## run A
==> flow/design.v (excerpt) <==
module riscv_forwarding_pipeline #(parameter INITIAL_PC = 32'h00400000)
(clk, rst, instruction, dReadData, PC, iMemRead, dAddress, dWriteData, MemRead, MemWrite);
    input wire logic clk, rst;
    input wire logic [31:0] instruction, dReadData;
    output logic iMemRead, MemRead, MemWrite;
    output logic [31:0] PC, dAddress, dWriteData;
localparam[3:0] ALUOP_AND = 4'b0000;
localparam[3:0] ALUOP_OR = 4'b0001;
localparam[3:0] ALUOP_ADD = 4'b0010;
localparam[3:0] ALUOP_SUB = 4'b0011;
localparam[3:0] ALUOP_LT = 4'b0111;
localparam[3:0] ALUOP_XOR = 4'b1101;
    localparam [31:0] PC_INIT = 32'h00400000;
    localparam [19:0] IMM_ONES = 20'hfffff;
    localparam [19:0] IMM_ZEROS = 20'h00000;
    localparam ZERO_HI = 1'b1;
    localparam ZERO_LOW = 1'b0;
    localparam LOAD_PC_HIGH = 1'b1;
    localparam [6:0] BRANCH_OPCODE = 7'b1100011;
    localparam [6:0] R_TYPE_OPCODE = 7'b0110011;
    localparam [6:0] LOAD_OPCODE = 7'b0000011;
    localparam [6:0] IMM_OPCODE = 7'b0010011;
    localparam [6:0] STORE_OPCODE = 7'b0100011;
    localparam[3:0] FUNC3_AND = 3'b111;
    localparam[3:0] FUNC3_OR = 3'b110;
    localparam[3:0] FUNC3_ADD = 3'b000;
    localparam[3:0] FUNC3_LT = 3'b010;
    localparam[3:0] FUNC3_XOR = 3'b100;
    localparam[6:0] FUNC7_SUB = 7'b0100000;
    localparam[6:0] FUNC7_ADD = 7'b0000000;
    localparam[31:0] NOP_INSTRUCTION = 32'h00000013;
    localparam [4:0] REG_ZERO = 5'b00000;
    logic [31:0] if_PC;
    logic [31:0] id_PC;
  ...
clock: 3.62 ns
lec_check: 0
abc_area: 1
cap_margin: 20
core_aspect_ratio: 1.65
core_margin: 3
core_utilization: 28
cts_cluster_diameter: 207
gpl_routability_driven: 0
gpl_timing_driven: 1
hold_slack_margin: 0.28
min_routing_layer: met1
slew_margin: 20
run.sh (not shown) runs the stock make flow with config.mk's settings and CLKGATE_MAP_FILE=.
In run A the implementation completed, yet the final layout does not meet the checks, the culprit being negative setup slack.
Modified inputs, run B compared to run A
Settings: setting TNS_END_PERCENT to 60 for the first time; removing GPL_ROUTABILITY_DRIVEN (formerly 0); removing CORE_ASPECT_RATIO (formerly 1.65); setting PLACE_DENSITY_LB_ADDON to 0.06 for the first time; changing CAP_MARGIN from 20 to 15; setting MAX_ROUTING_LAYER to met4 for the first time; changing CTS_CLUSTER_DIAMETER from 207 to 203; changing CORE_MARGIN from 3 to 2; changing HOLD_SLACK_MARGIN from 0.28 to 0.3; changing CORE_UTILIZATION from 28 to 66; removing GPL_TIMING_DRIVEN (formerly 1); removing MIN_ROUTING_LAYER (formerly met1); changing the clock period (ns, I/O delays scaled along) from 3.62 to 3.59.
Findings:
- As for a clean layout from run A and run B, there is none.
- STATUS run=run B STAGES=ALL_DONE FINAL_CHECKS=FAILED CAUSE=negative setup slack
- Run A finished all stages; layout check result: FAIL, due to negative setup slack.
- On run B: time the final worst path needs with I/O delays and setup is 0.59 ns lower than what run A gave.
- Against run A, worst setup slack in run B came out better.
- Class of the tightest hold or removal check = flop to flop: run A; class of the tightest hold or removal check = input port to flop: run B
- Hold slack on run B is down relative to run A.
- nand4_1 as the highest-delay cell along the critical path was reported by run A, and dfxtp_2 by run B.
- Layout clock buffer count: lower on run A
- Delta (run B minus run A): die width down about 17%; first-pass GRT wire length -8.8 mm.
Input-level comparison between run C and run B:
Settings: clearing CTS_CLUSTER_DIAMETER, which used to be 203; clearing MAX_ROUTING_LAYER, which used to be met4; swapping 15 for 20 in CAP_MARGIN; clearing PLACE_DENSITY_LB_ADDON, which used to be 0.06; swapping 66 for 57 in CORE_UTILIZATION; clearing HOLD_SLACK_MARGIN, which used to be 0.3; clearing TNS_END_PERCENT, which used to be 60; clearing ABC_AREA, which used to be 1; swapping 3.59 for 3.45 in the clock period (ns, I/O delays scaled along).
==> comparison <==
Ran to the end and failed final checks on negative setup slack: run C.
Run C vs run B: row count up by a few percent
Global-route usage: run C < run B
Between run C and run B, the difference in clock latency reported for the late side of the worst-skew pair is negligible.
In run C, via count of the first global-routing pass is lower than in run B.

* * *

Starting RTL as in the previous note.
Settings: LEC_CHECK=0, CAP_MARGIN=15, CORE_MARGIN=2, CORE_UTILIZATION=70, CTS_CLUSTER_DIAMETER=57, CTS_CLUSTER_SIZE=39, HOLD_SLACK_MARGIN=0.3, MAX_ROUTING_LAYER=met4, PLACE_DENSITY=0.65, SETUP_SLACK_MARGIN=0.97, SLEW_MARGIN=20, TNS_END_PERCENT=20; clock period 3.44 ns.
The starting point ended with an error in global routing (5_1_grt).
Then changed:
==> flow/config.mk (replaced) <==
export PLATFORM = sky130hd
export DESIGN_NAME = riscv_forwarding_pipeline
export DESIGN_NICKNAME = riscv_forwarding_pipeline
export VERILOG_FILES = /design/flow/design.v
export SDC_FILE = /design/flow/constraint.sdc
export NUM_CORES = 4
export LEC_CHECK = 0
export CAP_MARGIN = 20
export CORE_MARGIN = 2
export CORE_UTILIZATION = 72
export CTS_CLUSTER_SIZE = 25
export PLACE_DENSITY = 0.7
export SETUP_SLACK_MARGIN = 1.16
export SLEW_MARGIN = 20
==> flow/constraint.sdc (replaced) <==
create_clock -name core_clock -period 4.47 [get_ports {clk}]
set_input_delay 0.8940 -clock core_clock [delete_from_list [all_inputs] [get_ports {clk}]]
set_output_delay 0.8940 -clock core_clock [all_outputs]
set_load 0.01 [all_outputs]
What happened: Now the flow produced a layout that fails on negative setup slack. Die size falls by 2.7%. Synthesized cell count does not change. Synthesized area does not change.
Then changed:
--- a/flow/config.mk
+++ b/flow/config.mk
@@ -7,8 +7,9 @@
 export LEC_CHECK = 0
 export CAP_MARGIN = 20
+export CORE_ASPECT_RATIO = 0.97
 export CORE_MARGIN = 2
-export CORE_UTILIZATION = 72
-export CTS_CLUSTER_SIZE = 25
-export PLACE_DENSITY = 0.7
-export SETUP_SLACK_MARGIN = 1.16
-export SLEW_MARGIN = 20
+export CORE_UTILIZATION = 44
+export CTS_CLUSTER_DIAMETER = 270
+export MAX_ROUTING_LAYER = met4
+export MIN_ROUTING_LAYER = met1
+export SLEW_MARGIN = 0
==> flow/constraint.sdc (replaced) <==
create_clock -name core_clock -period 3.85 [get_ports {clk}]
set_input_delay 0.7700 -clock core_clock [delete_from_list [all_inputs] [get_ports {clk}]]
set_output_delay 0.7700 -clock core_clock [all_outputs]
set_load 0.01 [all_outputs]
After rerunning:
- The new run produced a layout that fails on negative setup slack
- setup slack is worse by 0.53 ns
- area after synthesis stays the same
- non-clock buffer count grows by 66
- synthesized cell count is unchanged
- cell count grows by 11%
- maximum frequency grows by 1.9%
- hold slack is worse by 0.012 ns
Then changed:
==> flow/config.mk (replaced) <==
export PLATFORM = sky130hd
export DESIGN_NAME = riscv_forwarding_pipeline
export DESIGN_NICKNAME = riscv_forwarding_pipeline
export VERILOG_FILES = /design/flow/design.v
export SDC_FILE = /design/flow/constraint.sdc
export NUM_CORES = 4
export LEC_CHECK = 0
export CAP_MARGIN = 20
export CORE_MARGIN = 2
export CORE_UTILIZATION = 72
export SLEW_MARGIN = 20
==> flow/constraint.sdc (replaced) <==
create_clock -name core_clock -period 6.2 [get_ports {clk}]
set_input_delay 1.2400 -clock core_clock [delete_from_list [all_inputs] [get_ports {clk}]]
set_output_delay 1.2400 -clock core_clock [all_outputs]
set_load 0.01 [all_outputs]
=> This time the run completed without violations; global-route usage went up by 15 points; count of clock-buffer cells in the layout went down by 8; total power went down by 43%; clock power went down by about 43%; setup slack improves by 1.5 ns; cell count went down by 17%; cell area went down by about 10%; non-clock buffer count went down by 591; via count went up by about 1.2%.

* * *

== lane 1 ==
riscv_forwarding_pipeline again, from the RTL that the note above started with.
clock: 4.21 ns
lec_check: 0
cap_margin: 20
core_margin: 2
core_utilization: 72
cts_cluster_size: 36
place_density: 0.64
slew_margin: 20
Status lane 1: flow complete, layout not clean - negative setup slack
Modified inputs, lane 2 compared to lane 1
- CTS_CLUSTER_SIZE: 36 -> unset
- CORE_UTILIZATION: 72 -> 45
- MAX_ROUTING_LAYER: unset -> met4
- TNS_END_PERCENT: unset -> 20
- PLACE_DENSITY: 0.64 -> unset
- CTS_CLUSTER_DIAMETER: unset -> 203
- CAP_MARGIN: 20 -> 15
- PLACE_DENSITY_LB_ADDON: unset -> 0.28
- HOLD_SLACK_MARGIN: unset -> 0.3
- the clock period (ns, I/O delays scaled along): 4.21 -> 3.91
Findings:
Lane 2 vs lane 1 — met2 usage in global routing dropped 28 points. In the final reports, the cell area of lane 2 is larger than that of lane 1. Proportion of power drawn by the clock network was higher in lane 2 than in lane 1. STATUS run=lane 2 STAGES=ALL_DONE FINAL_CHECKS=FAILED CAUSE=negative setup slack. Share of total power in combinational logic on lane 2 is down relative to lane 1. Half-perimeter wire length after placement ended up 3.3% higher on lane 2 than on lane 1. Against lane 1 as the reference, lane 2 delivers a higher relative area change from synthesis to final layout. Lane 2: wire length 5.8% below lane 1.
## Diff of input files: lane 3 against lane 2
- SETUP_SLACK_MARGIN now 1.19, previously not set
- HOLD_SLACK_MARGIN now -0.1, was 0.3
- TNS_END_PERCENT no longer set, was 20
- CTS_CLUSTER_DIAMETER no longer set, was 203
- PLACE_DENSITY_LB_ADDON no longer set, was 0.28
- CORE_UTILIZATION now 72, was 45
- CTS_CLUSTER_SIZE now 35, previously not set
- CAP_MARGIN now 20, was 15
- PLACE_DENSITY now 0.7, previously not set
- the clock period (ns, I/O delays scaled along) now 4.54, was 3.91
[summary]
Lane 3 ran in full, but the layout does not pass; the checks complain about negative setup slack.
Compared with lane 2, in lane 3 power saw a decrease, overall via count from detail_route saw an increase.
Going from lane 2 to lane 3, the die area was shrunk.
Utilization was higher in the run labelled lane 3.
Compared with lane 2, lane 3 shows area of the placeable core that has gone down by more than a quarter.
Chip area estimate from yosys synthesis: lane 3 vs lane 2 identical
Of lane 3 and lane 2, it is lane 3 that has the higher fraction of area in registers.
Lane 3 vs lane 2 — final area dropped by a few percent
Lane 2 → lane 3: length of routed met3 wiring higher, share of power burned in the clock network lower.
Measured against lane 2, the total detailed-routing wirelength of lane 3 comes out at 1.07 times the reference value.
diff inputs: lane 3 => lane 4
- changing SETUP_SLACK_MARGIN from 1.19 to -0.53
- removing HOLD_SLACK_MARGIN (formerly -0.1)
- removing MAX_ROUTING_LAYER (formerly met4)
- removing PLACE_DENSITY (formerly 0.7)
- removing CTS_CLUSTER_SIZE (formerly 35)
- changing CORE_UTILIZATION from 72 to 40
- changing the clock period (ns, I/O delays scaled along) from 4.54 to 6.2
Lane 3 and lane 4: one clean run, lane 4; the rest did not finish clean. Complete run, failing final checks: lane 3, reason negative setup slack. Lane 4 vs. lane 3: internal cell power went down 28%; via count lost 7,531. Number of multi-input logic gates across lane 4 and lane 3: no real change. The total wirelength of the detailed-routed design number comes out lower for lane 4 vs lane 3. From lane 3 to lane 4 the numbers moved as follows: overall routing resource usage decreased by 27 points relative to the old numbers, sequential logic power lower, logic gate fraction of the total cell area held, period utilization fell by 17 points.
Power and IR drop assume default switching activity.
